==> inputs of v39 <==
==> flow/design.v <==
/*verilator lint_off UNUSEDSIGNAL*/
/*verilator lint_off MULTITOP*/
/*verilator lint_off WIDTH*//*verilator lint_off LATCH*/
module fadd_sub(
  input logic        clk_i,
  input logic [31:0] operand_a,
  input logic [31:0] operand_b,
  output logic[31:0] result_o
);
  logic [7:0]  a_exponent, b_exponent;             
  logic [7:0]  result_exponent;
  logic [23:0] a_mantissa, b_mantissa;             
  logic [24:0] result_mantissa;
  logic        a_sign, b_sign, result_sign;        
  logic [23:0] tmp_mantissa;
  logic [7:0]  in_e, out_e;
  logic [24:0] in_m, out_m;
  logic [7:0]  diff;
always_ff@(posedge(clk_i))
begin
  a_sign <= operand_a[31];
  b_sign <= operand_b[31];
  if(operand_a[30:23]==0)
    begin
      a_exponent <= (operand_a[22:0] != 0)? 8'b00000001 : 8'b00000000;
      a_mantissa <= {1'b0,operand_a[22:0]};
    end
  else
    begin
      a_exponent <= operand_a[30:23];
      a_mantissa <= {1'b1,operand_a[22:0]};
    end
  if(operand_b[30:23]==0)
    begin
      b_exponent <= (operand_b[22:0] != 0)? 8'b00000001 : 8'b00000000;
      b_mantissa <= {1'b0,operand_b[22:0]};
    end
  else
    begin
      b_exponent <= operand_b[30:23];
      b_mantissa <= {1'b1,operand_b[22:0]};
    end
end
always_comb
begin
  diff         = 8'd0;
  tmp_mantissa = 24'd0;
  if(a_exponent == b_exponent)
    begin
      result_exponent = a_exponent;
      if(a_sign == b_sign)                                                     
        begin
          result_sign           = a_sign;
          result_mantissa       = a_mantissa + b_mantissa;
        end
      else                                                                    
        begin
          if(a_mantissa > b_mantissa)
            begin
              result_sign     = a_sign;
              result_mantissa = a_mantissa - b_mantissa;
            end
          else
            begin
              result_sign     = b_sign;
              result_mantissa = b_mantissa - a_mantissa;
            end
        end
    end
  else                                                                               
    begin
      if(a_exponent > b_exponent)
        begin
          result_sign     = a_sign;
          result_exponent = a_exponent;
          diff            = a_exponent - b_exponent;
          tmp_mantissa    = b_mantissa >> diff;
          if(a_sign == b_sign)
            result_mantissa = a_mantissa + tmp_mantissa;
          else
            result_mantissa = a_mantissa - tmp_mantissa;
        end
      else
        begin
          result_sign      = b_sign;
          result_exponent  = b_exponent;
          diff             = b_exponent - a_exponent;
          tmp_mantissa     = a_mantissa >> diff;
          if(a_sign == b_sign)
            result_mantissa  = b_mantissa + tmp_mantissa;
          else
            result_mantissa  = b_mantissa - tmp_mantissa;
        end
    end
  if(result_mantissa[24]==1)
    begin
      result_exponent = result_exponent + 8'd1;
      result_mantissa = result_mantissa >> 1;
    end
  result_o = {result_sign, result_exponent, result_mantissa[22:0]};
end
endmodule
==> flow/run.sh <==
#!/bin/bash
# the make line also repeats each setting of config.mk as NAME=value (left out here)
make -C /OpenROAD-flow-scripts/flow DESIGN_CONFIG=/design/flow/config.mk WORK_HOME=/design/flow/orfs CLKGATE_MAP_FILE= finish
==> flow/config.mk <==
export PLATFORM = sky130hd
export DESIGN_NAME = fadd_sub
export DESIGN_NICKNAME = fadd_sub
export VERILOG_FILES = /design/flow/design.v
export SDC_FILE = /design/flow/constraint.sdc
export NUM_CORES = 4
export LEC_CHECK = 0
export ABC_AREA = 1
export CAP_MARGIN = 20
export CORE_MARGIN = 2
export CORE_UTILIZATION = 72
export CTS_CLUSTER_DIAMETER = 358
export CTS_CLUSTER_SIZE = 95
export PLACE_DENSITY = 0.37
export SLEW_MARGIN = 20
export TNS_END_PERCENT = 15
==> flow/constraint.sdc <==
create_clock -name core_clock -period 3.69 [get_ports {clk_i}]
set_input_delay 0.7380 -clock core_clock [delete_from_list [all_inputs] [get_ports {clk_i}]]
set_output_delay 0.7380 -clock core_clock [all_outputs]
set_load 0.01 [all_outputs]
==> v28 (differences from v39) <==
- ABC_AREA: 1 -> default
- CORE_UTILIZATION: 72 -> 50
- CTS_CLUSTER_DIAMETER: 358 -> default
- CTS_CLUSTER_SIZE: 95 -> default
- PLACE_DENSITY: 0.37 -> default
- SETUP_SLACK_MARGIN: default -> 1.89
- TNS_END_PERCENT: 15 -> default
==> flow/constraint.sdc (replaced) <==
create_clock -name core_clock -period 6.48 [get_ports {clk_i}]
set_input_delay 1.2960 -clock core_clock [delete_from_list [all_inputs] [get_ports {clk_i}]]
set_output_delay 1.2960 -clock core_clock [all_outputs]
set_load 0.01 [all_outputs]
==> changes_impl.md <==
### Physical design

* Routability-driven placement congestion ratio at 1.022
* Layout Check Fails: negative setup slack
* Synthesized area at 0.01041 mm²
* Core Region at 0.02036 mm²
* Std cell rows at 52
* Adder share at 14.73%
* Final WS setup at -2798 ps
* Core Util at FP at 51.13%
* Main area contributors: ha_1 14%, dfxtp_1 13%, a21oi_1 5.7%, mux2i_1 5.7%, o21ai_0 5.1%
* Top-area cell share at a little over an eighth
* Status: complete, but fails checks
* Main logic family: AND-OR/OR-AND gates
* MUX share of area at between 10% and 20%
* Commonest cells post-synth: 125 x nand2_1, 119 x a21oi_1, 115 x inv_1, 113 x ha_1, 112 x nor2_1
* Aoi share at between 20% and 30%
* Syn Inst Count at 1402
* XOR/XNOR Area Share at 6.489%
* Final setup viols at 31
Source of the figures above: v28

==> changes_impl.md <==
## Implementation

* Aoi share at between 10% and 20%
* Status: did not finish
* Exit stage: detailed placement
* Top-area cell share at 19.78%
* XOR/XNOR Area Share at 8.538%
* Main logic family: simple AND/OR/NAND/NOR gates
* MUX share of area at 0.08941%
* Adder share at 13.70%
* Synthesized area at 0.01120 mm²
* Main area contributors: nand2_1 20%, ha_1 13%, dfxtp_1 12%, nand3_1 11%, inv_1 7.0%
* Syn Inst Count at a little under 2000
* Stop Error: [ERROR DPL-0038] Utilization greater than 100%, impossible to legalize
* Routability-driven placement congestion ratio at 1.104
* Core Util at FP at 73.65%
* Commonest cells post-synth: 590 x nand2_1, 240 x nand3_1, 208 x inv_1, 149 x a21oi_1, 118 x o21ai_0
* Core Region at 0.01520 mm²
Source of the figures above: v39

